[design/flow/config.mk]
export PLATFORM = sky130hd
export DESIGN_NAME = gca_dlnv
export DESIGN_NICKNAME = gca_dlnv
export VERILOG_FILES = /design/flow/design.v
export SDC_FILE = /design/flow/constraint.sdc
export NUM_CORES = 4
export LEC_CHECK = 0
export ABC_AREA = 0
export CAP_MARGIN = 40
export CORE_MARGIN = 2
export CORE_UTILIZATION = 72
export CTS_CLUSTER_DIAMETER = 222
export CTS_CLUSTER_SIZE = 90
export GPL_ROUTABILITY_DRIVEN = 0
export GPL_TIMING_DRIVEN = 1
export MAX_ROUTING_LAYER = met4
export MIN_ROUTING_LAYER = met1
export PLACE_DENSITY_LB_ADDON = 0.04
export SETUP_SLACK_MARGIN = 1.0
export SLEW_MARGIN = 30
export TNS_END_PERCENT = 50
[design/flow/constraint.sdc]
create_clock -name core_clock -period 3.73 [get_ports {CLK}]
set_input_delay 0.7460 -clock core_clock [delete_from_list [all_inputs] [get_ports {CLK}]]
set_output_delay 0.7460 -clock core_clock [all_outputs]
set_load 0.01 [all_outputs]
[design/flow/design.v]
module gca_dlnv(
    input [31:0]    coord0,
    input [31:0]    coord1,
    input           ld,
    input           step,
    input           CLK,
    output          FC,
    output [20:0]   ADDR
);
    reg         [15:0] x0;
    reg         [15:0] y0;
    wire        [15:0] x1;
    wire        [15:0] y1;
    reg  signed [15:0] dx, dy;
    reg  signed [15:0] sx, sy;
    reg  signed [15:0] error;
    wire signed [15:0] e2;
    assign x1 = {5'b0, coord1[10:0]};
    assign y1 = {6'b0, coord1[20:11]};
    assign e2 = error <<< 1;
    assign ADDR = {y0[9:0], x0[10:0]};
    assign FC = !ld && (x0 == x1 && y0 == y1 || e2 >= dy && x0 == x1 || e2 <= dx && y0 == y1);
    always @(posedge CLK) begin
        if(ld) begin
            x0 <= {5'b0, coord0[10:0]};
            y0 <= {6'b0, coord0[20:11]};
            sx <= (x0 > x1) ? -16'd1 : 16'd1;
            sy <= (y0 > y1) ? -16'd1 : 16'd1;
            dx <= (x0 < x1) ? (x1 - x0) : (x0 - x1);
            dy <= (y1 < y0) ? (y1 - y0) : (y0 - y1);
            error <= dx + dy;
        end
        if(step && !ld) begin
            if(e2 >= dy) x0 <= x0 + sx;
            if(e2 <= dx) y0 <= y0 + sy;
            if(e2 >= dy && e2 <= dx)
                error <= error + dx + dy;
            else if(e2 >= dy)
                error <= error + dy;
            else if(e2 <= dx)
                error <= error + dx;
        end
    end
endmodule
[design/flow/run.sh]
#!/bin/bash
# the make line also repeats each setting of config.mk as NAME=value (left out here)
make -C /OpenROAD-flow-scripts/flow DESIGN_CONFIG=/design/flow/config.mk WORK_HOME=/design/flow/orfs CLKGATE_MAP_FILE= finish
==> results of run 1 <==
==> metrics by stage <==
step / setup TNS [ns] / worst slack, ns / hold WS [ns]
3_3_place_gp: -0.0907 / -0.0907 / 0.516
4_1_cts: -0.0658 / -0.0658 / 0.581
3_5_place_dp: -0.239 / -0.124 / 0.544
2_1_floorplan: 0 / 0.124 / 0.487
==> repair_timing <==
action / CTS
setup endpoints to repair: 79
setup buffers: 45
endpoints found under the hold margin: 0
pin swaps: 86
resized: 206
cloned: 3
==> flow_summary.ini, run 1 <==
; generated from flow reports
[synthesis]
syn-instance-count = 1263
mux_area_share_pct = 4.21
synth_seq_share_pct = 18.9
edf_count = 34
post_synth_main_area_contributors = ha_1 (19%), edfxtp_1 (9.9%), dfxtp_1 (9.1%)
synth_flop_count = 81
top_cell_area_share_pct = 19.1
ys_cells = 1263
synth_area_per_cell_um2 = 8.20
synthTopCellsByCount = ha_1 (158), inv_1 (102), a21oi_1 (95)
async_flop_share_pct = 0
logic_family = AND-OR/OR-AND gates
synth-xor-area-share_pct = 7.92
fp_nets = 1498
ys_sh_simple_pct = 15.8
synth_top_cell_by_count = ha_1
yosys_area_um2 = 10400
yosys.area.top_type = ha_1
synth.yosys.warnings = 1
ys_types = 85
ys_sh_adder_pct = 21.0
synth-main-ff-cell = dfxtp_1
syn-cell-area_um2 = 10400
ys_sh_aoi_pct = 25.3

[die]
io_pins = 89
coreArea_um2 = 14000
rows = 43
die_y_um = 124
die_width_um = 124
fp_util_pct = 74.0
die_area_um2 = 15400

[clocking]
clock-sinks = 81
cts_max_level = 3
cts_buffer_depth = 2
clockRootBuffer = clkbuf_16
cts_hold_buf = 0
cts_buffers = 9

[placed_design]
dpl_cell_area_um2 = 11700
dp_hpwl_um = 22200
dpl.cell_count = 1534
port_buffers = 66

[status]
haltStage = 5_1_grt
firstError = [ERROR DPL-0038] Utilization greater than 100%, impossible to legalize
status = did not finish
==> inputs of run 2 (changes only) <==
Settings changed: ABC_AREA 0 to 1, CAP_MARGIN 40 to 20, CELL_PAD_IN_SITES_GLOBAL_PLACEMENT from default to 2, CORE_ASPECT_RATIO from default to 0.57, CORE_MARGIN 2 to 7, CORE_UTILIZATION 72 to 23, CTS_CLUSTER_DIAMETER 222 to default, CTS_CLUSTER_SIZE 90 to 98, GPL_ROUTABILITY_DRIVEN 0 to default, GPL_TIMING_DRIVEN 1 to default, HOLD_SLACK_MARGIN from default to 0.06, MIN_ROUTING_LAYER met1 to met2, PLACE_DENSITY_LB_ADDON 0.04 to 0.14, SETUP_SLACK_MARGIN 1.0 to default, SLEW_MARGIN 30 to 10, TNS_END_PERCENT 50 to 80.
Clock period 3.73 ns to 6.99 ns, I/O delays scaled along.
==> flow_summary.ini, run 2 <==
; generated from flow reports
[status]
status = complete, no violations

[setup_path]
crit_chain = clkdlybuf4s50_1, ha_1, inv_1, nor2_2, inv_1, nor2_1, inv_1, nor4_1, buf_4, o21ai_0, nor2_1, clkdlybuf4s50_1
slowest_delay_ns = 0.56
cpMostUsedCell = inv_1
crit_type = primary input to output pin
end_kind = output pin
cp_num_buf_inv = 6
reg2reg_setup_slack_ns = 2.77
crit_slowest_cell = clkdlybuf4s50_1
worstReg2RegEnd = error[13]
cp_max_fo = 6
path_depth = 12
reg2reg_from = dx[0]
endpoint = FC
crit_required_ns = 5.59
worst_setup_path_start_kind = primary input
reg2reg_depth = 17
critPathLaunch = coord1[10]
cp_data_arrival_time_ns = 4.28
path_delay_family = buffers and inverters

[clocking]
cts_max_level = 3
cts_hold_buf = 0
cts_tree = done
clock-sinks = 81
cts_buffer_depth = 2
cts_buffers = 9
clockRootBuffer = clkbuf_16
cts_resized = 0
post-cts-setup-buffers = 0
path_clk_slew_ns = 0.08
clk_latency_ns = 0.39

[synthesis]
ys_sh_aoi_pct = 17.0
synthTopCellsByCount = nand2_1 (437), inv_1 (211), ha_1 (158)
yosys.area.top_type = ha_1
logic_family = simple AND/OR/NAND/NOR gates
mux_area_share_pct = 0.180
yosys_area_um2 = 11100
top_cell_area_share_pct = 17.8
syn-cell-area_um2 = 11100
ys_sh_simple_pct = 27.4
ys_types = 50
fp_nets = 1924
async_flop_share_pct = 0
synth-xor-area-share_pct = 7.64
synth.yosys.warnings = 1
post_synth_main_area_contributors = ha_1 (18%), nand2_1 (15%), edfxtp_1 (9.2%)
edf_count = 34
syn-instance-count = 1689
synth_top_cell_by_count = nand2_1
ys_sh_adder_pct = 19.6
synth_flop_count = 81
synth-main-ff-cell = dfxtp_1
synth_area_per_cell_um2 = 6.59
synth_seq_share_pct = 17.6
ys_cells = 1689

[min_path]
min_to = x0[13]
hp-class = flip-flop to flip-flop
hold_path_depth = 2
hp-start = x0[13]

[routing]
dr.max_layer_used = met4
ant_nets = 0
avgViaCountPerCell = 6.63
wl_met2_um = 21200
firstDrtPassIters = 8
drt-met1-wl_um = 0
wl_met3_um = 27700
drc_errors = 0
wl_um = 50200
drt_iter0_drc = 1537
routedWlPerCell_um = 21.1
vias = 15800

[sta]
tightest_slew_ns = 0.899
maxSlewViolCount = 0
slew_headroom_pct = 40.0
rsz0062_at_grt = false
fmax_mhz = 176
period_used_pct = 81.3
clock_skew_ns = 0.0200
fin_crit_ns = 5.68
fin_setup_tns_ns = 0
setup_viol = 0
hold_viol_final = 0

[die]
rows = 60
die_width_um = 305
io_pins = 89
die_area_um2 = 55000
coreArea_um2 = 47400
fp_util_pct = 23.4
die_y_um = 180

[placed_design]
port_buffers = 66
dp_hpwl_um = 38100
gp_congestion = 0.950
dpl.cell_count = 2360

[cells_and_area]
final-instance-count-excl-fill = 2379
n_fill_cell = 5430
nets = 1955
syn_to_final_growth_pct = 13.5

[flow_run]
max_cap_violations = 0
warnings = 71

[global_route]
grt_pass1_wl_um = 73500
antenna_found_initial = 0
grt_max_degree = 64
grt_pass1_vias = 17600
grt_use_total_pct = 28.2
grt-ovfl-total = 0
## run 2: layout make-up
cell class              count  area (um^2)  area share [%]
diodes                      3         7.51          0.0594
flip-flops and latches     81         1960            15.5
clock inverters             5         60.1           0.475
well taps                 651          815            6.45
inverters                 217          817            6.47
clock buffers              11          264            2.09
multi-input cells        1337         7990            63.3
repair buffers             74          716            5.67
## run 2: per-layer routing
layer / global-route usage, % / vias to the layer above
li1: - / 5593
met1: - / 5621
met2: 24.6 / 4386
met3: 49.5 / 181
met4: 2.49 / 0
met5: - / -
## run 2: per-stage QoR
stage                     hold slack (ns)  util (%)  setup WS (ns)  instance area [um^2]
after floorplan                     0.481         -           2.74                 11100
after global placement              0.515      25.9           1.25                 12300
after detailed placement            0.521      25.9           1.35                 12300
after CTS                           0.535      26.6           1.33                 12600
after global routing                0.553      26.6           1.02                 12600
final                               0.541      26.6           1.31                 12600
==> inputs of run 3 (changes only) <==
Settings changed: CELL_PAD_IN_SITES_GLOBAL_PLACEMENT 2 to 0, CORE_ASPECT_RATIO 0.57 to default, CORE_MARGIN 7 to 2, CORE_UTILIZATION 23 to 41, CTS_CLUSTER_DIAMETER from default to 300, CTS_CLUSTER_SIZE 98 to 43, GPL_ROUTABILITY_DRIVEN from default to 0, HOLD_SLACK_MARGIN 0.06 to default, MAX_ROUTING_LAYER met4 to default, MIN_ROUTING_LAYER met2 to default, PLACE_DENSITY from default to 0.94, PLACE_DENSITY_LB_ADDON 0.14 to default, SETUP_SLACK_MARGIN from default to 0.79, SLEW_MARGIN 10 to 20, TNS_END_PERCENT 80 to default.
Clock period 6.99 ns to 3.04 ns, I/O delays scaled along.
==> flow_summary.ini, run 3 <==
; generated from flow reports
[die]
io_pins = 89
rows = 60
die_y_um = 169
die_width_um = 169
coreArea_um2 = 26800
fp_util_pct = 41.5
die_area_um2 = 28500

[clocking]
cts_hold_buf = 0
cts_buffer_depth = 2
clockRootBuffer = clkbuf_16
clock-sinks = 81
cts_max_level = 3
cts_buffers = 9

[placed_design]
dp_slack_ns = -0.450
port_buffers = 66
dpl_cell_area_um2 = 13000
dp_hpwl_um = 27600

[synthesis]
ys_sh_simple_pct = 27.4
fp_nets = 1924
syn-cell-area_um2 = 11100
synth-xor-area-share_pct = 7.64
ys_sh_adder_pct = 19.6
synth_area_per_cell_um2 = 6.59
yosys_area_um2 = 11100
synth_top_cell_by_count = nand2_1
synth-main-ff-cell = dfxtp_1
synth.yosys.warnings = 1
post_synth_main_area_contributors = ha_1 (18%), nand2_1 (15%), edfxtp_1 (9.2%)
syn-instance-count = 1689
edf_count = 34
logic_family = simple AND/OR/NAND/NOR gates
synth_flop_count = 81
async_flop_share_pct = 0
mux_area_share_pct = 0.180
yosys.area.top_type = ha_1
top_cell_area_share_pct = 17.8
synth_seq_share_pct = 17.6
ys_cells = 1689
synthTopCellsByCount = nand2_1 (437), inv_1 (211), ha_1 (158)
ys_sh_aoi_pct = 17.0
ys_types = 50

[status]
firstError = [ERROR GRT-0232] Routing congestion too high. Check the congestion heatmap in the GUI.
status = did not finish
haltStage = 5_1_grt

[global_route]
grt-ovfl-total = 96
grt_use_total_pct = 69.5
-- run 3: timing repair --
item / in CTS
gates cloned: 5
setup endpoints to repair: 80
setup buffers: 56
resized: 253
pin swaps: 84
-- run 3: per-layer routing --
layer	GRT overflow	global-route usage (%)
met5	0	33.6
met4	36	66.6
met3	2	60.7
met2	45	81.9
met1	13	68.9
-- run 3: per-stage QoR --
step	instances	TNS [ns]
global placement	2167	-0.661
floorplan	1689	0
CTS	2244	0
detailed placement	2167	-1.39
==> inputs of run 4 (changes only) <==
Settings changed: ABC_AREA 1 to 0, CAP_MARGIN 20 to 40, CELL_PAD_IN_SITES_GLOBAL_PLACEMENT 0 to default, CORE_UTILIZATION 41 to 72, CTS_CLUSTER_DIAMETER 300 to 50, CTS_CLUSTER_SIZE 43 to 90, GPL_TIMING_DRIVEN from default to 1, MIN_ROUTING_LAYER from default to met1, PLACE_DENSITY 0.94 to default, PLACE_DENSITY_LB_ADDON from default to 0.04, SETUP_SLACK_MARGIN 0.79 to default, SLEW_MARGIN 20 to 30, TNS_END_PERCENT from default to 50.
Clock period 3.04 ns to 3.64 ns, I/O delays scaled along.
==> flow_summary.ini, run 4 <==
; generated from flow reports
[status]
status = finished with violations
so_faults = negative setup slack

[sta]
maxSlewViolCount = 0
tightest_slew_ns = 0.653
setup_viol = 3
period_used_pct = 107
fin_ws_ns = -0.243
hold_viol_final = 0
rsz0062_at_grt = true
fin_crit_ns = 3.88
clock_skew_ns = 0.0124
slew_headroom_pct = 56.5
fmax_mhz = 258

[setup_path]
end_kind = flip-flop
cp_num_buf_inv = 1
path_depth = 16
cp_max_fo = 3
reg2reg_depth = 16
reg2reg_from = dx[1]
reg2reg_setup_slack_ns = -0.24
crit_type = flip-flop to flip-flop
crit_chain = ha_1, a211oi_2, o21a_1, nor3_1, nor3_2, buf_4, xnor2_1, ha_1, a21oi_1, nor2_1, a221o_1, o41a_1, xnor2_1, nor2_1, xnor3_1, o21ai_1
crit_slowest_cell = edfxtp_1
cp_data_arrival_time_ns = 4.18
critPathLaunch = dx[1]
crit_required_ns = 3.94
path_delay_family = AND-OR/OR-AND gates
worstReg2RegEnd = error[14]
worst_setup_path_start_kind = flip-flop
endpoint = error[14]
slowest_delay_ns = 0.46

[routing]
drc_errors = 0
vias = 10600
ant_nets = 0
drt_iter0_drc = 1221
routedWlPerCell_um = 18.9
wl_um = 30100
firstDrtPassIters = 7
n_antenna_cell = 0
avgViaCountPerCell = 6.63

[placed_design]
dpl.cell_count = 1563
port_buffers = 66
dp_hpwl_um = 22100

[synthesis]
synth_top_cell_by_count = ha_1
async_flop_share_pct = 0
synthTopCellsByCount = ha_1 (158), inv_1 (102), a21oi_1 (95)
synth.yosys.warnings = 1
synth_area_per_cell_um2 = 8.20
top_cell_area_share_pct = 19.1
edf_count = 34
synth-main-ff-cell = dfxtp_1
ys_types = 85
synth_seq_share_pct = 18.9
ys_sh_aoi_pct = 25.3
syn-instance-count = 1263
ys_sh_simple_pct = 15.8
synth_flop_count = 81
mux_area_share_pct = 4.21
ys_sh_adder_pct = 21.0
post_synth_main_area_contributors = ha_1 (19%), edfxtp_1 (9.9%), dfxtp_1 (9.1%)
ys_cells = 1263
synth-xor-area-share_pct = 7.92
fp_nets = 1498
syn-cell-area_um2 = 10400
yosys.area.top_type = ha_1
logic_family = AND-OR/OR-AND gates
yosys_area_um2 = 10400

[global_route]
grt-ovfl-total = 0
grt_max_degree = 37
grt_pass1_wl_um = 46900
grt_use_total_pct = 38.8
grt_pass1_vias = 10000
antenna_found_initial = 0

[die]
die_width_um = 124
fp_util_pct = 74.0
rows = 43
coreArea_um2 = 14000
die_area_um2 = 15400
io_pins = 89
die_y_um = 124

[cells_and_area]
syn_to_final_growth_pct = 18.5
final-instance-count-excl-fill = 1591
nets = 1641

[flow_run]
warnings = 73
max_cap_violations = 0

[min_path]
hp-class = flip-flop to flip-flop
hp-start = x0[15]
min_to = x0[15]
hold_path_depth = 2

[clocking]
clockRootBuffer = clkbuf_16
clock-sinks = 81
clk_latency_ns = 0.36
path_clk_slew_ns = 0.07
cts_tree = done
cts_buffers = 9
cts_buffer_depth = 2
cts_max_level = 3
cts_hold_buf = 0
-- run 4: cell type report --
| type | count | area (um^2) |
|---|---|---|
| clock inverters | 3 | 41.3 |
| multi-input cells | 1022 | 7810 |
| repair buffers | 188 | 1590 |
| clock buffers | 13 | 250 |
| fillers | 745 | 1720 |
| well taps | 180 | 225 |
| inverters | 104 | 390 |
| flip-flops and latches | 81 | 1960 |
-- run 4: stage by stage --
stage / hold WS [ns] / instance area (um^2) / setup TNS (ns) / util (%) / setup WS, ns
after CTS: 0.572 / 12200 / -0.397 / 87.1 / -0.190
after global placement: 0.522 / 11800 / -0.316 / 84.2 / -0.177
final: 0.585 / 12300 / -0.287 / 87.7 / -0.243
after floorplan: 0.487 / 10400 / 0 / - / 0.0343
after detailed placement: 0.563 / 11800 / -0.838 / 84.2 / -0.237
after global routing: 0.607 / 12300 / -0.918 / 87.7 / -0.435
-- run 4: per-layer routing --
layer	routed length, um	vias to the layer above	GRT usage, %	share of wire [%]
met5	0	-	0	0
met4	1620	0	20.2	5.4
met3	2550	166	5.68	8.5
met2	13800	633	65.2	46
met1	12200	4885	48.2	40
li1	-	4871	-	-
-- run 4: what timing repair did --
item                       in CTS  in global routing
resized                        11                 12
pin swaps                      10                  7
buffers inserted                9                  3
setup endpoints to repair       4                  5
==> inputs of run 5 (changes only) <==
Settings changed: ABC_AREA 0 to 1, CAP_MARGIN 40 to 5, CORE_ASPECT_RATIO from default to 0.74, CTS_CLUSTER_DIAMETER 50 to 376, CTS_CLUSTER_SIZE 90 to 99, GPL_ROUTABILITY_DRIVEN 0 to default, GPL_TIMING_DRIVEN 1 to default, MIN_ROUTING_LAYER met1 to default, PLACE_DENSITY_LB_ADDON 0.04 to default, SETUP_SLACK_MARGIN from default to 1.07, SLEW_MARGIN 30 to 20, TNS_END_PERCENT 50 to 5.
Clock period 3.64 ns to 4.06 ns, I/O delays scaled along.
==> flow_summary.ini, run 5 <==
; generated from flow reports
[die]
die_y_um = 111
die_area_um2 = 16500
coreArea_um2 = 15300
rows = 39
die_width_um = 149
io_pins = 89
fp_util_pct = 72.8

[setup_path]
crit_required_ns = 4.31
reg2reg_setup_slack_ns = 0.62
cp_data_arrival_time_ns = 3.69
reg2reg_depth = 18
worst_setup_path_start_kind = flip-flop
slowest_delay_ns = 0.57
endpoint = error[14]
cp_num_buf_inv = 3
cp_max_fo = 4
crit_type = flip-flop to flip-flop
worstReg2RegEnd = error[14]
path_delay_family = simple AND/OR/NAND/NOR gates
crit_chain = buf_6, fa_2, nand3_4, nand2_4, a21oi_2, xor2_1, buf_4, ha_2, nand2_2, nor2_1, nor2_1, o211ai_1, nor2_4, inv_1, nand2_1, nand2_1, a21oi_2, a21oi_2
reg2reg_from = dx[1]
path_depth = 18
crit_slowest_cell = edfxtp_1
critPathLaunch = dx[1]
cpMostUsedCell = a21oi_2
end_kind = flip-flop

[synthesis]
edf_count = 34
synth_seq_share_pct = 17.6
yosys.area.top_type = ha_1
async_flop_share_pct = 0
synth_top_cell_by_count = nand2_1
ys_sh_adder_pct = 19.6
synth_flop_count = 81
ys_sh_simple_pct = 27.4
synthTopCellsByCount = nand2_1 (437), inv_1 (211), ha_1 (158)
post_synth_main_area_contributors = ha_1 (18%), nand2_1 (15%), edfxtp_1 (9.2%)
top_cell_area_share_pct = 17.8
syn-instance-count = 1689
ys_cells = 1689
synth_area_per_cell_um2 = 6.59
synth-xor-area-share_pct = 7.64
mux_area_share_pct = 0.180
fp_nets = 1924
synth-main-ff-cell = dfxtp_1
synth.yosys.warnings = 1
ys_types = 50
ys_sh_aoi_pct = 17.0
logic_family = simple AND/OR/NAND/NOR gates
syn-cell-area_um2 = 11100
yosys_area_um2 = 11100

[routing]
wl_met2_um = 17300
routedWlPerCell_um = 20.7
drt-met1-wl_um = 15000
firstDrtPassIters = 9
drt_iter0_drc = 2153
dr.max_layer_used = met4
vias = 13100
avgViaCountPerCell = 6.53
wl_um = 41400
ant_nets = 0
wl_met3_um = 6390
n_antenna_cell = 0
drc_errors = 0

[sta]
fin_crit_ns = 3.44
slew_headroom_pct = 48.5
rsz0062_at_grt = true
fmax_mhz = 291
fin_setup_tns_ns = 0
clock_skew_ns = 0.00904
fin_ws_ns = 0.622
setup_viol = 0
period_used_pct = 84.7
maxSlewViolCount = 0
tightest_slew_ns = 0.773
hold_viol_final = 0

[flow_run]
warnings = 75
max_cap_violations = 0

[min_path]
hold_path_depth = 1
min_to = y0[0]
hp-start = y0[0]
hp-class = flip-flop to flip-flop

[placed_design]
dp_slack_ns = 0.0270
port_buffers = 66
gp_congestion = 1.06
dp_hpwl_um = 27500

[clocking]
cts_buffer_depth = 2
path_clk_slew_ns = 0.07
cts_hold_buf = 0
clk_latency_ns = 0.36
clock-sinks = 81
cts_max_level = 3
clockRootBuffer = clkbuf_16
cts_buffers = 9
cts_tree = done

[global_route]
antenna_found_initial = 0
grt_pass1_vias = 12000
grt_pass1_wl_um = 60600
grt-ovfl-total = 0
grt_max_degree = 64
grt_use_total_pct = 46.1

[cells_and_area]
nets = 2025
n_fill_cell = 829
syn_to_final_growth_pct = 19.1

[status]
status = complete, no violations
[run 5: layout make-up]
| cell class | instances | area (um^2) | share of cell area, % |
|---|---|---|---|
| flip-flops and latches | 81 | 1970 | 14.9 |
| clock buffers | 9 | 225 | 1.70 |
| multi-input cells | 1337 | 8680 | 65.5 |
| inverters | 217 | 822 | 6.20 |
| repair buffers | 144 | 1250 | 9.40 |
| well taps | 205 | 256 | 1.94 |
| clock inverters | 7 | 55.1 | 0.415 |
[run 5: routing by layer]
metal / up-vias / GRT usage [%]
li1: 5790 / -
met1: 5812 / 58.4
met2: 1126 / 69.5
met3: 336 / 16.2
met4: 0 / 23.1
met5: - / 0
[run 5: repair_timing]
action                     4_1_cts  5_1_grt
setup endpoints to repair       32       50
gates resized                  130       56
pin swaps                       37       25
buffers inserted                38       14
[run 5: through the flow]
stage	hold WS (ns)	util (%)	cell area, um^2	instances
after global placement	0.509	77.8	11900	1932
after global routing	0.573	86.8	13300	2000
after floorplan	0.481	-	11100	1689
final	0.549	86.8	13300	2000
after CTS	0.545	84.3	12900	1986
after detailed placement	0.528	77.8	11900	1932
==> inputs of run 6 (changes only) <==
Settings changed: CAP_MARGIN 5 to 15, CELL_PAD_IN_SITES_GLOBAL_PLACEMENT from default to 1, CORE_ASPECT_RATIO 0.74 to 1.45, CORE_MARGIN 2 to 5, CORE_UTILIZATION 72 to 32, CTS_CLUSTER_DIAMETER 376 to 356, CTS_CLUSTER_SIZE 99 to default, GPL_ROUTABILITY_DRIVEN from default to 1, GPL_TIMING_DRIVEN from default to 0, HOLD_SLACK_MARGIN from default to -0.04, MIN_ROUTING_LAYER from default to met2, PLACE_DENSITY from default to 0.84, SETUP_SLACK_MARGIN 1.07 to default, TNS_END_PERCENT 5 to 55.
Clock period 4.06 ns to 4.27 ns, I/O delays scaled along.
==> flow_summary.ini, run 6 <==
; generated from flow reports
[status]
status = complete, no violations

[synthesis]
ys_types = 50
yosys_area_um2 = 11100
synth.yosys.warnings = 1
ys_sh_simple_pct = 27.4
synth_flop_count = 81
syn-instance-count = 1689
edf_count = 34
synth-main-ff-cell = dfxtp_1
synth_area_per_cell_um2 = 6.59
async_flop_share_pct = 0
ys_sh_adder_pct = 19.6
post_synth_main_area_contributors = ha_1 (18%), nand2_1 (15%), edfxtp_1 (9.2%)
top_cell_area_share_pct = 17.8
yosys.area.top_type = ha_1
synth_seq_share_pct = 17.6
synth-xor-area-share_pct = 7.64
synthTopCellsByCount = nand2_1 (437), inv_1 (211), ha_1 (158)
synth_top_cell_by_count = nand2_1
ys_sh_aoi_pct = 17.0
logic_family = simple AND/OR/NAND/NOR gates
mux_area_share_pct = 0.180
fp_nets = 1924
ys_cells = 1689
syn-cell-area_um2 = 11100

[global_route]
grt_use_met2_pct = 41.1
met1_usage_pct = 0
grt-ovfl-total = 0
met3_usage_pct = 41.3
grt_pass1_wl_um = 64100
grt_max_degree = 36
grt_pass1_vias = 16700
grt.busiest_layer = met3
antenna_found_initial = 0
grt_use_total_pct = 32.9

[die]
die_width_um = 165
io_pins = 89
rows = 82
die_y_um = 235
fp_util_pct = 32.3
coreArea_um2 = 34500
die_area_um2 = 38700

[setup_path]
reg2reg_from = error[4]
worstReg2RegEnd = error[14]
reg2reg_setup_slack_ns = 0.35
end_kind = output pin
crit_chain = clkdlybuf4s50_1, ha_1, buf_2, inv_1, nor2_2, inv_1, nor2_4, inv_1, nor4_4, o21ai_0, nor2_1, clkbuf_2
endpoint = FC
cp_data_arrival_time_ns = 3.13
critPathLaunch = coord1[10]
crit_type = primary input to output pin
cp_max_fo = 6
crit_required_ns = 3.42
reg2reg_depth = 18
path_depth = 12
worst_setup_path_start_kind = primary input
crit_slowest_cell = clkdlybuf4s50_1
cp_num_buf_inv = 6
cpMostUsedCell = inv_1
path_delay_family = buffers and inverters
slowest_delay_ns = 0.44

[sta]
rsz0062_at_grt = false
fmax_mhz = 251
tightest_slew_ns = 1.04
clock_skew_ns = 0.0101
setup_viol = 0
fin_crit_ns = 3.99
hold_viol_final = 0
slew_headroom_pct = 31.0
maxSlewViolCount = 0
period_used_pct = 93.4

[min_path]
hp-start = x0[13]
min_to = x0[13]
hold_path_depth = 2
hp-class = flip-flop to flip-flop

[routing]
ant_nets = 0
drt_iter0_drc = 3108
wl_um = 42100
routedWlPerCell_um = 18.8
n_antenna_cell = 0
vias = 16200
drc_errors = 0
firstDrtPassIters = 7
avgViaCountPerCell = 7.24

[clocking]
cts_buffer_depth = 2
clockRootBuffer = clkbuf_16
path_clk_slew_ns = 0.07
cts_hold_buf = 0
clk_latency_ns = 0.37
cts_max_level = 3
cts_tree = done
clock-sinks = 81
cts_buffers = 9

[placed_design]
port_buffers = 66
gp_congestion = 0.996
dp_hpwl_um = 32900

[cells_and_area]
n_fill_cell = 3831
final_core_util_pct = 36.8
comb_area_um2 = 8020
nets = 2000
syn_to_final_growth_pct = 14.1
register_area_um2 = 1960

[flow_run]
warnings = 71
max_cap_violations = 0
## run 6: layout make-up
type,count,share of cell area [%]
Multi-Input combinational cell,1337,63.2
Inverter,217,6.44
Buffer,51,2.74
Tap cell,462,4.55
Clock buffer,12,2.11
Clock inverter,4,0.197
Sequential cell,81,15.5
Timing Repair Buffer,68,5.34
## run 6: per-layer routing
metal  part of all wire (%)  routed length (um)
met2                     50               21100
met5                   0.35                 146
met3                     36               15300
met1                      0                   0
met4                     13                5470
## run 6: through the flow
step / setup WS (ns) / hold slack, ns / TNS (ns) / std cells / area [um^2]
finish: 0.282 / 0.527 / 0 / 2232 / 12700
global route: 0.0694 / 0.592 / 0 / 2232 / 12700
CTS: 0.231 / 0.527 / 0 / 2231 / 12700
detailed placement: -0.412 / 0.520 / -0.412 / 2218 / 12400
global placement: -1.30 / 0.512 / -3.81 / 2217 / 12400
floorplan: 1.11 / 0.481 / 0 / 1689 / 11100
## run 6: what timing repair did
action / CTS / global route
buffers inserted: 0 / 1
endpoints found under the setup margin: 1 / 1
pin swaps: 1 / 2
resized: 5 / 4
==> inputs of run 7 (changes only) <==
Settings changed: ABC_AREA 1 to 0, CAP_MARGIN 15 to 30, CELL_PAD_IN_SITES_GLOBAL_PLACEMENT 1 to default, CORE_ASPECT_RATIO 1.45 to default, CORE_MARGIN 5 to 2, CORE_UTILIZATION 32 to 72, CTS_CLUSTER_DIAMETER 356 to 50, CTS_CLUSTER_SIZE from default to 90, GPL_ROUTABILITY_DRIVEN 1 to 0, GPL_TIMING_DRIVEN 0 to 1, HOLD_SLACK_MARGIN -0.04 to -0.1, MAX_ROUTING_LAYER from default to met4, MIN_ROUTING_LAYER met2 to met1, PLACE_DENSITY 0.84 to default, PLACE_DENSITY_LB_ADDON from default to 0.18, SETUP_SLACK_MARGIN from default to 1.27, SLEW_MARGIN 20 to 30, TNS_END_PERCENT 55 to 50.
Clock period 4.27 ns to 4.5 ns, I/O delays scaled along.
==> flow_summary.ini, run 7 <==
; generated from flow reports
[status]
status = complete, no violations

[synthesis]
post_synth_main_area_contributors = ha_1 (19%), edfxtp_1 (9.9%), dfxtp_1 (9.1%)
synth_flop_count = 81
ys_sh_aoi_pct = 25.3
yosys.area.top_type = ha_1
ys_sh_adder_pct = 21.0
logic_family = AND-OR/OR-AND gates
synth.yosys.warnings = 1
synth-main-ff-cell = dfxtp_1
mux_area_share_pct = 4.21
async_flop_share_pct = 0
synth_seq_share_pct = 18.9
edf_count = 34
synthTopCellsByCount = ha_1 (158), inv_1 (102), a21oi_1 (95)
yosys_area_um2 = 10400
ys_types = 85
synth-xor-area-share_pct = 7.92
ys_cells = 1263
syn-instance-count = 1263
top_cell_area_share_pct = 19.1
synth_area_per_cell_um2 = 8.20
syn-cell-area_um2 = 10400
synth_top_cell_by_count = ha_1
ys_sh_simple_pct = 15.8
fp_nets = 1498

[setup_path]
slowest_delay_ns = 0.46
reg2reg_depth = 16
path_depth = 16
crit_slowest_cell = edfxtp_1
cp_max_fo = 3
end_kind = flip-flop
path_delay_family = AND-OR/OR-AND gates
crit_chain = buf_4, fa_2, a211oi_4, o21bai_1, a21oi_1, xnor2_1, ha_2, o21ai_2, a21oi_2, a21o_1, a221o_1, o41a_1, xnor2_1, nor2_1, xnor3_1, o21ai_1
reg2reg_setup_slack_ns = 0.41
worst_setup_path_start_kind = flip-flop
cp_data_arrival_time_ns = 4.40
critPathLaunch = dx[1]
reg2reg_from = dx[1]
cpMostUsedCell = xnor2_1
crit_type = flip-flop to flip-flop
cp_num_buf_inv = 1
endpoint = error[14]
worstReg2RegEnd = error[14]
crit_required_ns = 4.81

[cells_and_area]
syn_to_final_growth_pct = 21.7
n_fill_cell = 588
nets = 1613

[routing]
wl_met2_um = 16500
avgViaCountPerCell = 7.47
vias = 11700
firstDrtPassIters = 10
drt-met1-wl_um = 13000
routedWlPerCell_um = 24.5
ant_nets = 0
wl_met3_um = 4850
dr.max_layer_used = met4
drt_iter0_drc = 2121
drc_errors = 0
wl_um = 38300

[placed_design]
port_buffers = 66
dp_hpwl_um = 21100
dp_slack_ns = 0.252

[die]
io_pins = 89
die_area_um2 = 15400
coreArea_um2 = 14000
fp_util_pct = 74.0
rows = 43
die_width_um = 124
die_y_um = 124

[global_route]
grt-ovfl-total = 0
grt_pass1_wl_um = 47200
antenna_found_initial = 1
grt_use_total_pct = 40.2
grt_max_degree = 47
grt_pass1_vias = 10000

[sta]
maxSlewViolCount = 0
fmax_mhz = 244
clock_skew_ns = 0.0175
tightest_slew_ns = 0.683
slew_headroom_pct = 54.4
hold_viol_final = 0
fin_ws_ns = 0.405
whs_ns = 0.565
rsz0062_at_grt = true
setup_viol = 0
period_used_pct = 91.0
fin_crit_ns = 4.09
fin_setup_tns_ns = 0

[min_path]
hp-start = x0[15]
hp-class = flip-flop to flip-flop
min_to = x0[15]
hold_path_depth = 2

[flow_run]
max_cap_violations = 0
warnings = 74

[clocking]
path_clk_slew_ns = 0.07
cts_buffers = 9
clk_latency_ns = 0.38
clockRootBuffer = clkbuf_16
cts_hold_buf = 0
cts_tree = done
cts_max_level = 3
cts_buffer_depth = 2
clock-sinks = 81
==> run 7: layout make-up <==
| type | instances | area (um^2) | area share, % |
|---|---|---|---|
| multi-input combinational | 1022 | 8340 | 66.2 |
| sequential | 81 | 1960 | 15.6 |
| timing repair buffer | 160 | 1390 | 11.1 |
| inverter | 104 | 390 | 3.10 |
| clock buffer | 11 | 233 | 1.85 |
| tap | 180 | 225 | 1.79 |
| clock inverter | 5 | 56.3 | 0.447 |
| antenna | 1 | 2.50 | 0.0199 |
==> run 7: layer usage <==
metal  up-vias  GRT usage [%]
met4         0           24.6
met5         -              -
met3       480           7.10
met2      1161           65.8
met1      5216           46.0
li1       4823              -
==> run 7: timing repair <==
item	CTS	global route
buffers inserted	29	40
pin swaps	24	53
setup endpoints to repair	62	48
resized	58	92
gates cloned	2	0
==> run 7: per-stage QoR <==
step / instance area (um^2) / instances / util (%)
floorplan: 10400 / 1263 / -
global placement: 11100 / 1476 / 79.5
detailed placement: 11100 / 1476 / 79.5
CTS: 11800 / 1523 / 84.7
global route: 12600 / 1564 / 90.1
finish: 12600 / 1564 / 90.1
==> inputs of run 8 (changes only) <==
Settings changed: ABC_AREA 0 to default, CAP_MARGIN 30 to 35, CTS_CLUSTER_DIAMETER 50 to 41, CTS_CLUSTER_SIZE 90 to default, GPL_ROUTABILITY_DRIVEN 0 to default, GPL_TIMING_DRIVEN 1 to default, MIN_ROUTING_LAYER met1 to default, PLACE_DENSITY from default to 0.91, PLACE_DENSITY_LB_ADDON 0.18 to default, SETUP_SLACK_MARGIN 1.27 to default, SLEW_MARGIN 30 to 20, TNS_END_PERCENT 50 to 40.
Clock period 4.5 ns to 3.52 ns, I/O delays scaled along.
==> flow_summary.ini, run 8 <==
; generated from flow reports
[synthesis]
synth_seq_share_pct = 18.9
ys_types = 85
yosys_area_um2 = 10400
ys_sh_simple_pct = 15.8
logic_family = AND-OR/OR-AND gates
yosys.area.top_type = ha_1
syn-instance-count = 1263
syn-cell-area_um2 = 10400
async_flop_share_pct = 0
synth_flop_count = 81
ys_cells = 1263
post_synth_main_area_contributors = ha_1 (19%), edfxtp_1 (9.9%), dfxtp_1 (9.1%)
synth.yosys.warnings = 1
top_cell_area_share_pct = 19.1
edf_count = 34
synth_area_per_cell_um2 = 8.20
synth-main-ff-cell = dfxtp_1
ys_sh_adder_pct = 21.0
ys_sh_aoi_pct = 25.3
fp_nets = 1498
synth-xor-area-share_pct = 7.92
mux_area_share_pct = 4.21
synth_top_cell_by_count = ha_1
synthTopCellsByCount = ha_1 (158), inv_1 (102), a21oi_1 (95)

[placed_design]
gp_congestion = 1.01
port_buffers = 66
dp_hpwl_um = 23100

[setup_path]
crit_chain = ha_4, fa_2, buf_4, a21o_1, a21oi_2, xnor2_1, ha_1, o21ai_0, o21ai_1, a21o_1, a221o_1, o41a_1, xnor2_1, nor2_1, xnor3_1, o21ai_1
critPathLaunch = dx[0]
reg2reg_from = dx[0]
cp_data_arrival_time_ns = 4.20
cp_max_fo = 3
slowest_delay_ns = 0.43
crit_slowest_cell = edfxtp_1
cp_num_buf_inv = 1
endpoint = error[14]
worstReg2RegEnd = error[14]
crit_type = flip-flop to flip-flop
worst_setup_path_start_kind = flip-flop
end_kind = flip-flop
path_delay_family = AND-OR/OR-AND gates
reg2reg_setup_slack_ns = -0.39
reg2reg_depth = 16
crit_required_ns = 3.81
path_depth = 16

[min_path]
hp-start = x0[15]
hold_path_depth = 2
min_to = x0[15]
hp-class = flip-flop to flip-flop

[global_route]
grt-ovfl-total = 0
antenna_found_initial = 0
grt_max_degree = 40
grt_use_total_pct = 43.6
grt_pass1_wl_um = 51100
grt_pass1_vias = 10900

[routing]
firstDrtPassIters = 6
n_antenna_cell = 0
drt_iter0_drc = 1842
vias = 11300
avgViaCountPerCell = 7.02
routedWlPerCell_um = 21.2
drc_errors = 0
ant_nets = 0
wl_um = 34100

[clocking]
clockRootBuffer = clkbuf_16
cts_hold_buf = 0
cts_buffers = 9
cts_tree = done
path_clk_slew_ns = 0.07
cts_buffer_depth = 2
clock-sinks = 81
clk_latency_ns = 0.37
cts_max_level = 3

[die]
die_width_um = 124
coreArea_um2 = 14000
die_area_um2 = 15400
io_pins = 89
fp_util_pct = 74.0
die_y_um = 124
rows = 43

[cells_and_area]
nets = 1655
final_core_util_pct = 89.0
syn_to_final_growth_pct = 20.2

[sta]
tightest_slew_ns = 0.857
hold_viol_final = 0
maxSlewViolCount = 0
fin_crit_ns = 3.91
fin_setup_tns_ns = -0.921
setup_viol = 5
period_used_pct = 111
rsz0062_at_grt = true
whs_ns = 0.584
fmax_mhz = 256
fin_ws_ns = -0.389
slew_headroom_pct = 41.4
clock_skew_ns = 0.0196

[flow_run]
warnings = 74
max_cap_violations = 0

[status]
so_faults = negative setup slack
status = finished with violations
==> run 8: stage by stage <==
stage          setup slack (ns)  cells  instance area (um^2)
2_1_floorplan           -0.0857   1263                 10400
3_3_place_gp             -0.230   1581                 11900
3_5_place_dp             -0.375   1581                 11900
4_1_cts                  -0.283   1600                 12300
5_1_grt                  -0.657   1605                 12400
6_report                 -0.389   1605                 12400
==> run 8: timing repair <==
action | in CTS | in global routing
resized | 11 | 33
endpoints found under the setup margin | 5 | 14
hold endpoints to repair | 0 | 0
setup buffers | 3 | 5
pin swaps | 9 | 21
==> run 8: routing by layer <==
metal / GRT usage (%) / part of all wire [%] / up-vias
met5: - / 0 / -
met4: 26.9 / 7.0 / 0
met3: 9.75 / 10 / 298
met2: 71.8 / 47 / 877
met1: 48.1 / 36 / 5188
li1: - / - / 4912
==> run 8: cell type report <==
class	instances	area (um^2)
multi-input cells	1022	7880
flip-flops and latches	81	1960
repair buffers	202	1710
fillers	653	1550
inverters	104	390
clock buffers	10	229
well taps	180	225
clock inverters	6	51.3
==> inputs of run 9 (changes only) <==
Settings changed: ABC_AREA from default to 1, CAP_MARGIN 35 to 20, CTS_CLUSTER_DIAMETER 41 to 94, CTS_CLUSTER_SIZE from default to 100, HOLD_SLACK_MARGIN -0.1 to default, MAX_ROUTING_LAYER met4 to default, PLACE_DENSITY 0.91 to 0.42, TNS_END_PERCENT 40 to 5.
Clock period 3.52 ns to 2.77 ns, I/O delays scaled along.
==> flow_summary.ini, run 9 <==
; generated from flow reports
[status]
status = did not finish
haltStage = 5_1_grt
firstError = [ERROR GRT-0116] Global routing finished with congestion. Check the congestion regions in the DRC Viewer.

[synthesis]
post_synth_main_area_contributors = ha_1 (18%), nand2_1 (15%), edfxtp_1 (9.2%)
ys_types = 50
synth_top_cell_by_count = nand2_1
syn-cell-area_um2 = 11100
synth.yosys.warnings = 1
yosys_area_um2 = 11100
yosys.area.top_type = ha_1
ys_sh_aoi_pct = 17.0
fp_nets = 1924
ys_cells = 1689
synth-xor-area-share_pct = 7.64
synthTopCellsByCount = nand2_1 (437), inv_1 (211), ha_1 (158)
top_cell_area_share_pct = 17.8
mux_area_share_pct = 0.180
synth_seq_share_pct = 17.6
async_flop_share_pct = 0
synth_area_per_cell_um2 = 6.59
logic_family = simple AND/OR/NAND/NOR gates
edf_count = 34
synth_flop_count = 81
ys_sh_simple_pct = 27.4
ys_sh_adder_pct = 19.6
syn-instance-count = 1689
synth-main-ff-cell = dfxtp_1

[clocking]
cts_buffer_depth = 2
cts_max_level = 3
cts_buffers = 9
clock-sinks = 81
cts_hold_buf = 0
clockRootBuffer = clkbuf_16

[die]
rows = 45
io_pins = 89
fp_util_pct = 73.5
die_area_um2 = 16500
die_width_um = 128
coreArea_um2 = 15100
die_y_um = 128

[placed_design]
dpl_cell_area_um2 = 13400
port_buffers = 66
dpl.cell_count = 2114
dp_hpwl_um = 29600
gp_congestion = 1.05
dp_slack_ns = -0.602

[global_route]
grt-ovfl-total = 6
grt_use_total_pct = 82.8
-- run 9: repair_timing --
| action | CTS |
|---|---|
| buffers inserted | 6 |
| resized | 107 |
| endpoints found under the setup margin | 38 |
| cloned | 0 |
| pin swaps | 46 |
-- run 9: routing by layer --
layer | global-route usage [%] | GRT overflow
met5 | 51.5 | 0
met4 | 77.1 | 3
met3 | 75.7 | 1
met2 | 93.4 | 0
met1 | 83.4 | 2
==> inputs of run 10 (changes only) <==
Settings changed: CAP_MARGIN 20 to 15, CTS_CLUSTER_DIAMETER 94 to 27, CTS_CLUSTER_SIZE 100 to default, PLACE_DENSITY 0.42 to default, PLACE_DENSITY_LB_ADDON from default to 0.2, SETUP_SLACK_MARGIN from default to 1.12, TNS_END_PERCENT 5 to default.
Clock period 2.77 ns to 4.8 ns, I/O delays scaled along.
==> flow_summary.ini, run 10 <==
; generated from flow reports
[cells_and_area]
n_fill_cell = 982
final_core_util_pct = 84.0
register_area_um2 = 1960
design_area_um2 = 12700
syn_to_final_growth_pct = 14.3
comb_area_um2 = 8300
final-instance-count-excl-fill = 1966
nets = 2008

[setup_path]
worst_setup_path_start_kind = flip-flop
crit_required_ns = 3.84
cp_data_arrival_time_ns = 2.76
path_depth = 10
cpMostUsedCell = a21oi_1
path_delay_family = simple AND/OR/NAND/NOR gates
slowest_delay_ns = 0.62
cp_max_fo = 11
endpoint = FC
crit_slowest_cell = edfxtp_1
crit_chain = inv_1, ha_1, a21oi_1, o21ai_0, a21oi_1, nand3b_1, nand2_8, a21oi_1, nor2_1, buf_2
reg2reg_setup_slack_ns = 1.42
worstReg2RegEnd = error[13]
cp_num_buf_inv = 2
reg2reg_from = dx[0]
critPathLaunch = dy[11]
end_kind = output pin
reg2reg_depth = 18
crit_type = flip-flop to output pin

[synthesis]
logic_family = simple AND/OR/NAND/NOR gates
ys_cells = 1689
async_flop_share_pct = 0
synth.yosys.warnings = 1
ys_sh_simple_pct = 27.4
synth_top_cell_by_count = nand2_1
synth_seq_share_pct = 17.6
syn-cell-area_um2 = 11100
ys_sh_adder_pct = 19.6
ys_types = 50
yosys_area_um2 = 11100
synth-xor-area-share_pct = 7.64
ys_sh_aoi_pct = 17.0
edf_count = 34
mux_area_share_pct = 0.180
synth-main-ff-cell = dfxtp_1
synthTopCellsByCount = nand2_1 (437), inv_1 (211), ha_1 (158)
syn-instance-count = 1689
post_synth_main_area_contributors = ha_1 (18%), nand2_1 (15%), edfxtp_1 (9.2%)
synth_area_per_cell_um2 = 6.59
yosys.area.top_type = ha_1
fp_nets = 1924
top_cell_area_share_pct = 17.8
synth_flop_count = 81

[routing]
drt-met1-wl_um = 13700
ant_nets = 0
wl_um = 36000
wl_met3_um = 3590
vias = 12300
firstDrtPassIters = 7
dr.max_layer_used = met4
n_antenna_cell = 0
drc_errors = 0
avgViaCountPerCell = 6.24
wl_met2_um = 16200
drt_iter0_drc = 1609
routedWlPerCell_um = 18.3

[sta]
hold_viol_final = 0
setup_viol = 0
slew_headroom_pct = 49.6
clock_skew_ns = 0.0145
fin_ws_ns = 1.08
fmax_mhz = 269
period_used_pct = 77.4
rsz0062_at_grt = false
fin_setup_tns_ns = 0
whs_ns = 0.530
tightest_slew_ns = 0.756
fin_crit_ns = 3.72
maxSlewViolCount = 0

[global_route]
grt-ovfl-total = 0
grt_pass1_vias = 11200
grt_use_total_pct = 41.8
grt_max_degree = 64
antenna_found_initial = 0
grt_pass1_wl_um = 54700

[status]
status = complete, no violations

[clocking]
cts_buffer_depth = 2
cts_buffers = 9
cts_max_level = 3
clk_latency_ns = 0.36
clock-sinks = 81
path_clk_slew_ns = 0.06
clockRootBuffer = clkbuf_16
cts_tree = done

[die]
io_pins = 89
die_width_um = 128
coreArea_um2 = 15100
die_y_um = 128
rows = 45
fp_util_pct = 73.5
die_area_um2 = 16500

[min_path]
hp-start = y0[15]
min_to = y0[15]
hold_path_depth = 2
hp-class = flip-flop to flip-flop

[flow_run]
warnings = 71
max_cap_violations = 0

[placed_design]
dp_hpwl_um = 25200
port_buffers = 66
dpl_cell_area_um2 = 11700
gp_congestion = 1.07
dp_slack_ns = 0.247
dpl.cell_count = 1899
[run 10: routing by layer]
| layer | vias up | track usage [%] |
|---|---|---|
| li1 | 5752 | - |
| met4 | 0 | 25.4 |
| met3 | 210 | 7.26 |
| met5 | - | 0 |
| met1 | 5447 | 51.7 |
| met2 | 853 | 68.2 |
[run 10: timing repair]
| item | 4_1_cts | 5_1_grt |
|---|---|---|
| hold buffers | 0 | 0 |
| pin swaps | 11 | 12 |
| gates cloned | 0 | 1 |
| resized | 45 | 22 |
| endpoints found under the setup margin | 1 | 3 |
| buffers inserted | 22 | 28 |
| hold endpoints to repair | 0 | 0 |
[run 10: area by class of cell]
cell class                 count  share of cell area, %
timing repair buffer         126                   8.66
multi-input combinational   1338                   65.2
clock buffer                  10                   1.88
inverter                     217                   6.43
clock inverter                 6                  0.522
sequential                    81                   15.4
tap                          188                   1.85
==> inputs of run 11 (changes only) <==
Settings changed: CELL_PAD_IN_SITES_GLOBAL_PLACEMENT from default to 1, CORE_MARGIN 2 to 5, CORE_UTILIZATION 72 to 69, CTS_CLUSTER_DIAMETER 27 to 50, GPL_ROUTABILITY_DRIVEN from default to 0, GPL_TIMING_DRIVEN from default to 0, MIN_ROUTING_LAYER from default to met1, PLACE_DENSITY_LB_ADDON 0.2 to 0.18, SETUP_SLACK_MARGIN 1.12 to default, SLEW_MARGIN 20 to 30, TNS_END_PERCENT from default to 50.
Clock period 4.8 ns to 4.19 ns, I/O delays scaled along.
==> flow_summary.ini, run 11 <==
; generated from flow reports
[die]
rows = 46
coreArea_um2 = 15800
die_y_um = 137
die_width_um = 137
die_area_um2 = 18800
fp_util_pct = 70.3

[synthesis]
post_synth_main_area_contributors = ha_1 (18%), nand2_1 (15%), edfxtp_1 (9.2%)
synth_area_per_cell_um2 = 6.59
yosys.area.top_type = ha_1
fp_nets = 1924
synth_flop_count = 81
edf_count = 34
synth_seq_share_pct = 17.6
async_flop_share_pct = 0
logic_family = simple AND/OR/NAND/NOR gates
synth.yosys.warnings = 1
synth-main-ff-cell = dfxtp_1
synth-xor-area-share_pct = 7.64
ys_types = 50
syn-instance-count = 1689
ys_sh_aoi_pct = 17.0
mux_area_share_pct = 0.180
yosys_area_um2 = 11100
synthTopCellsByCount = nand2_1 (437), inv_1 (211), ha_1 (158)
ys_sh_adder_pct = 19.6
ys_sh_simple_pct = 27.4
synth_top_cell_by_count = nand2_1
top_cell_area_share_pct = 17.8
ys_cells = 1689
syn-cell-area_um2 = 11100

[status]
haltStage = 3_1_place_gp_skip_io
firstError = [ERROR FLW-0024] Place density exceeds 1.0 (current PLACE_DENSITY_LB_ADDON =  0.18). Please check if the value of  PLACE_DENSITY_LB_ADDON is between 0 and 0.99.
status = did not finish
==> inputs of run 12 (changes only) <==
Settings changed: ABC_AREA 1 to default, CAP_MARGIN 15 to 20, CELL_PAD_IN_SITES_GLOBAL_PLACEMENT 1 to default, CORE_MARGIN 5 to 2, CORE_UTILIZATION 69 to 57, CTS_CLUSTER_DIAMETER 50 to default, GPL_ROUTABILITY_DRIVEN 0 to default, GPL_TIMING_DRIVEN 0 to default, MIN_ROUTING_LAYER met1 to default, PLACE_DENSITY_LB_ADDON 0.18 to default, SLEW_MARGIN 30 to 20, TNS_END_PERCENT 50 to default.
Clock period 4.19 ns to 2.57 ns, I/O delays scaled along.
==> flow_summary.ini, run 12 <==
; generated from flow reports
[synthesis]
synth-main-ff-cell = dfxtp_1
mux_area_share_pct = 4.21
async_flop_share_pct = 0
post_synth_main_area_contributors = ha_1 (19%), edfxtp_1 (9.9%), dfxtp_1 (9.1%)
ys_sh_aoi_pct = 25.3
synth-xor-area-share_pct = 7.92
ys_types = 85
edf_count = 34
logic_family = AND-OR/OR-AND gates
synth_seq_share_pct = 18.9
synth_area_per_cell_um2 = 8.20
synth_top_cell_by_count = ha_1
synthTopCellsByCount = ha_1 (158), inv_1 (102), a21oi_1 (95)
syn-cell-area_um2 = 10400
ys_sh_simple_pct = 15.8
yosys.area.top_type = ha_1
fp_nets = 1498
top_cell_area_share_pct = 19.1
synth.yosys.warnings = 1
yosys_area_um2 = 10400
synth_flop_count = 81
ys_sh_adder_pct = 21.0
syn-instance-count = 1263
ys_cells = 1263

[routing]
routedWlPerCell_um = 24.5
wl_um = 47200
ant_nets = 0
vias = 12800
firstDrtPassIters = 9
avgViaCountPerCell = 6.64
drt_iter0_drc = 1445
drc_errors = 0

[sta]
rsz0062_at_grt = true
slew_headroom_pct = 56.1
fin_ws_ns = -1.29
fmax_mhz = 259
period_used_pct = 150
maxSlewViolCount = 0
hold_viol_final = 0
whs_ns = 0.576
clock_skew_ns = 0.0181
setup_viol = 73
tightest_slew_ns = 0.653
fin_crit_ns = 3.86
fin_setup_tns_ns = -32.01

[cells_and_area]
nets = 1931
n_fill_cell = 749
final-instance-count-excl-fill = 1932
final_core_util_pct = 90.3
syn_to_final_growth_pct = 56.2

[clocking]
clock-sinks = 81
clk_latency_ns = 0.37
clockRootBuffer = clkbuf_16
cts_tree = done
path_clk_slew_ns = 0.08
cts_buffer_depth = 2
cts_max_level = 3
cts_buffers = 9

[setup_path]
reg2reg_setup_slack_ns = -1.29
path_depth = 17
worst_setup_path_start_kind = flip-flop
path_delay_family = AND-OR/OR-AND gates
end_kind = flip-flop
crit_slowest_cell = edfxtp_1
cp_num_buf_inv = 2
crit_chain = buf_4, ha_4, a211oi_4, buf_4, o21bai_1, a21oi_1, xnor2_1, ha_2, o21ai_2, a21oi_2, a21o_1, a221o_1, o41a_1, xnor2_1, nor2_1, xnor3_1, o21ai_1
cp_max_fo = 2
reg2reg_from = dx[1]
reg2reg_depth = 17
crit_type = flip-flop to flip-flop
endpoint = error[14]
crit_required_ns = 2.86
slowest_delay_ns = 0.43
critPathLaunch = dx[1]
worstReg2RegEnd = error[14]
cp_data_arrival_time_ns = 4.15

[global_route]
antenna_found_initial = 3
grt_use_total_pct = 38.5
grt_pass1_wl_um = 59400
grt-ovfl-total = 0
grt_max_degree = 49
grt_pass1_vias = 11800

[placed_design]
gp_congestion = 0.956
dpl.cell_count = 1841
dp_hpwl_um = 26500
port_buffers = 66

[status]
so_faults = negative setup slack
status = finished with violations

[die]
coreArea_um2 = 17900
die_area_um2 = 19300
fp_util_pct = 57.8
die_width_um = 139
rows = 49
io_pins = 89
die_y_um = 139

[min_path]
hp-class = primary input to flip-flop
hp-start = ld
hold_path_depth = 2
min_to = x0[12]

[flow_run]
warnings = 76
max_cap_violations = 0
run 12: timing repair:
item | CTS | global route
setup endpoints to repair | 78 | 74
gates cloned | 6 | 0
buffers inserted | 54 | 32
hold buffers | 0 | 0
gates resized | 178 | 210
pin swaps | 90 | 98
run 12: through the flow:
step,setup slack [ns],instance area (um^2)
after global routing,-1.40,16200
after CTS,-1.14,15100
after detailed placement,-1.19,13800
after global placement,-1.13,13800
after floorplan,-1.04,10600
final,-1.29,16200
run 12: area by class of cell:
class,count,area [um^2],area share [%]
Multi-Input combinational cell,1022,9120,56.4
Timing Repair Buffer,478,4080,25.2
Sequential cell,81,1980,12.2
Inverter,104,398,2.46
Tap cell,229,287,1.77
Clock buffer,12,236,1.46
Clock inverter,4,68.8,0.425
Antenna cell,2,5.00,0.0309
run 12: layer usage:
metal  global-route usage, %  routed length (um)
met1                    44.3               16200
met2                    68.0               21700
met3                    5.46                4480
met4                    22.5                4870
met5                       0                   8
==> inputs of run 13 (changes only) <==
Settings changed: ABC_AREA from default to 1, CAP_MARGIN 20 to 15, CELL_PAD_IN_SITES_GLOBAL_PLACEMENT from default to 1, CORE_MARGIN 2 to 5, CORE_UTILIZATION 57 to 69, CTS_CLUSTER_DIAMETER from default to 356, GPL_ROUTABILITY_DRIVEN from default to 0, GPL_TIMING_DRIVEN from default to 1, MIN_ROUTING_LAYER from default to met2, PLACE_DENSITY_LB_ADDON from default to 0.18, TNS_END_PERCENT from default to 55.
Clock period 2.57 ns to 4.19 ns, I/O delays scaled along.
==> flow_summary.ini, run 13 <==
; generated from flow reports
[die]
die_y_um = 137
rows = 46
fp_util_pct = 70.3
die_width_um = 137
die_area_um2 = 18800
coreArea_um2 = 15800

[synthesis]
syn-instance-count = 1689
ys_cells = 1689
synth.yosys.warnings = 1
logic_family = simple AND/OR/NAND/NOR gates
synth_area_per_cell_um2 = 6.59
post_synth_main_area_contributors = ha_1 (18%), nand2_1 (15%), edfxtp_1 (9.2%)
mux_area_share_pct = 0.180
fp_nets = 1924
yosys_area_um2 = 11100
synth-main-ff-cell = dfxtp_1
synth-xor-area-share_pct = 7.64
yosys.area.top_type = ha_1
syn-cell-area_um2 = 11100
synth_top_cell_by_count = nand2_1
top_cell_area_share_pct = 17.8
async_flop_share_pct = 0
ys_sh_simple_pct = 27.4
edf_count = 34
synth_flop_count = 81
ys_sh_adder_pct = 19.6
ys_types = 50
synthTopCellsByCount = nand2_1 (437), inv_1 (211), ha_1 (158)
synth_seq_share_pct = 17.6
ys_sh_aoi_pct = 17.0

[status]
firstError = [ERROR FLW-0024] Place density exceeds 1.0 (current PLACE_DENSITY_LB_ADDON =  0.18). Please check if the value of  PLACE_DENSITY_LB_ADDON is between 0 and 0.99.
haltStage = 3_1_place_gp_skip_io
status = did not finish
==> inputs of run 14 (changes only) <==
Settings changed: ABC_AREA 1 to 0, CAP_MARGIN 15 to 0, CELL_PAD_IN_SITES_GLOBAL_PLACEMENT 1 to default, CORE_MARGIN 5 to 2, CORE_UTILIZATION 69 to 72, CTS_CLUSTER_DIAMETER 356 to 50, CTS_CLUSTER_SIZE from default to 90, HOLD_SLACK_MARGIN from default to -0.1, MAX_ROUTING_LAYER from default to met4, MIN_ROUTING_LAYER met2 to met1, SLEW_MARGIN 20 to 30, TNS_END_PERCENT 55 to 50.
Clock period 4.19 ns to 3.44 ns, I/O delays scaled along.
==> flow_summary.ini, run 14 <==
; generated from flow reports
[placed_design]
dpl_cell_area_um2 = 12100
dp_slack_ns = -0.441
port_buffers = 66
dp_hpwl_um = 24100

[synthesis]
synth_top_cell_by_count = ha_1
top_cell_area_share_pct = 19.1
synth_seq_share_pct = 18.9
edf_count = 34
synthTopCellsByCount = ha_1 (158), inv_1 (102), a21oi_1 (95)
ys_sh_aoi_pct = 25.3
ys_cells = 1263
synth.yosys.warnings = 1
logic_family = AND-OR/OR-AND gates
syn-instance-count = 1263
syn-cell-area_um2 = 10400
synth-xor-area-share_pct = 7.92
mux_area_share_pct = 4.21
fp_nets = 1498
yosys_area_um2 = 10400
post_synth_main_area_contributors = ha_1 (19%), edfxtp_1 (9.9%), dfxtp_1 (9.1%)
ys_types = 85
async_flop_share_pct = 0
synth_area_per_cell_um2 = 8.20
yosys.area.top_type = ha_1
ys_sh_adder_pct = 21.0
ys_sh_simple_pct = 15.8
synth_flop_count = 81
synth-main-ff-cell = dfxtp_1

[setup_path]
reg2reg_from = dx[3]
path_delay_family = AND-OR/OR-AND gates
cp_max_fo = 4
path_depth = 16
crit_slowest_cell = nor3_1
worstReg2RegEnd = error[14]
crit_required_ns = 3.74
crit_type = flip-flop to flip-flop
crit_chain = ha_1, o21ai_1, o21a_1, nor3_1, nor3_1, buf_4, xnor2_2, ha_1, a21oi_1, nor2_1, a221o_1, o41a_1, xnor2_1, nor2_1, xnor3_1, o21ai_1
worst_setup_path_start_kind = flip-flop
reg2reg_setup_slack_ns = -0.84
slowest_delay_ns = 0.66
endpoint = error[14]
critPathLaunch = dx[3]
reg2reg_depth = 16
cp_num_buf_inv = 1
cp_data_arrival_time_ns = 4.59
end_kind = flip-flop

[die]
coreArea_um2 = 14000
die_area_um2 = 15400
die_y_um = 124
rows = 43
fp_util_pct = 74.0
io_pins = 89
die_width_um = 124

[sta]
clock_skew_ns = 0.0225
fmax_mhz = 233
period_used_pct = 125
setup_viol = 26
fin_setup_tns_ns = -5.52
slew_headroom_pct = 30.4
maxSlewViolCount = 0
fin_crit_ns = 4.28
hold_viol_final = 0
rsz0062_at_grt = true
tightest_slew_ns = 1.04
fin_ws_ns = -0.845

[routing]
ant_nets = 0
drt_iter0_drc = 2390
wl_met3_um = 5900
wl_met2_um = 17500
drt-met1-wl_um = 13600
wl_um = 41700
dr.max_layer_used = met4
avgViaCountPerCell = 7.54
firstDrtPassIters = 15
routedWlPerCell_um = 25.4
vias = 12400
drc_errors = 0

[clocking]
cts_hold_buf = 0
clk_latency_ns = 0.38
clock-sinks = 81
path_clk_slew_ns = 0.07
cts_buffers = 9
cts_max_level = 3
cts_tree = done
cts_buffer_depth = 2
clockRootBuffer = clkbuf_16

[global_route]
antenna_found_initial = 4
grt_max_degree = 39
grt-ovfl-total = 0
grt_pass1_wl_um = 53300
grt_use_total_pct = 45.7
grt_pass1_vias = 11300

[min_path]
hp-start = x0[15]
min_to = x0[15]
hold_path_depth = 2
hp-class = flip-flop to flip-flop

[cells_and_area]
nets = 1691
syn_to_final_growth_pct = 23.2
comb_area_um2 = 7940
n_fill_cell = 535
design_area_um2 = 12800
register_area_um2 = 1960

[status]
status = finished with violations
so_faults = negative setup slack

[flow_run]
max_cap_violations = 0
warnings = 75
[run 14: metal layers]
layer | global-route usage, % | vias to the layer above
met5 | - | -
met2 | 74.5 | 1284
met1 | 50.6 | 5496
met4 | 28.4 | 0
li1 | - | 5004
met3 | 10.8 | 624
[run 14: through the flow]
stage	instances	hold WS (ns)	util (%)
2_1_floorplan	1263	0.487	-
3_3_place_gp	1606	0.513	86.6
3_5_place_dp	1606	0.547	86.6
4_1_cts	1627	0.557	89.0
5_1_grt	1645	0.587	91.2
6_report	1645	0.592	91.2
[run 14: layout make-up]
class / count / area share [%]
multi-input combinational: 1022 / 62.2
timing repair buffer: 238 / 15.4
sequential: 81 / 15.4
inverter: 104 / 3.06
clock buffer: 12 / 1.93
tap: 180 / 1.77
clock inverter: 4 / 0.147
antenna: 4 / 0.0784
[run 14: what timing repair did]
| item | 4_1_cts | 5_1_grt |
|---|---|---|
| pin swaps | 12 | 40 |
| cloned | 0 | 0 |
| endpoints found under the setup margin | 6 | 25 |
| buffers inserted | 5 | 14 |
| gates resized | 10 | 48 |
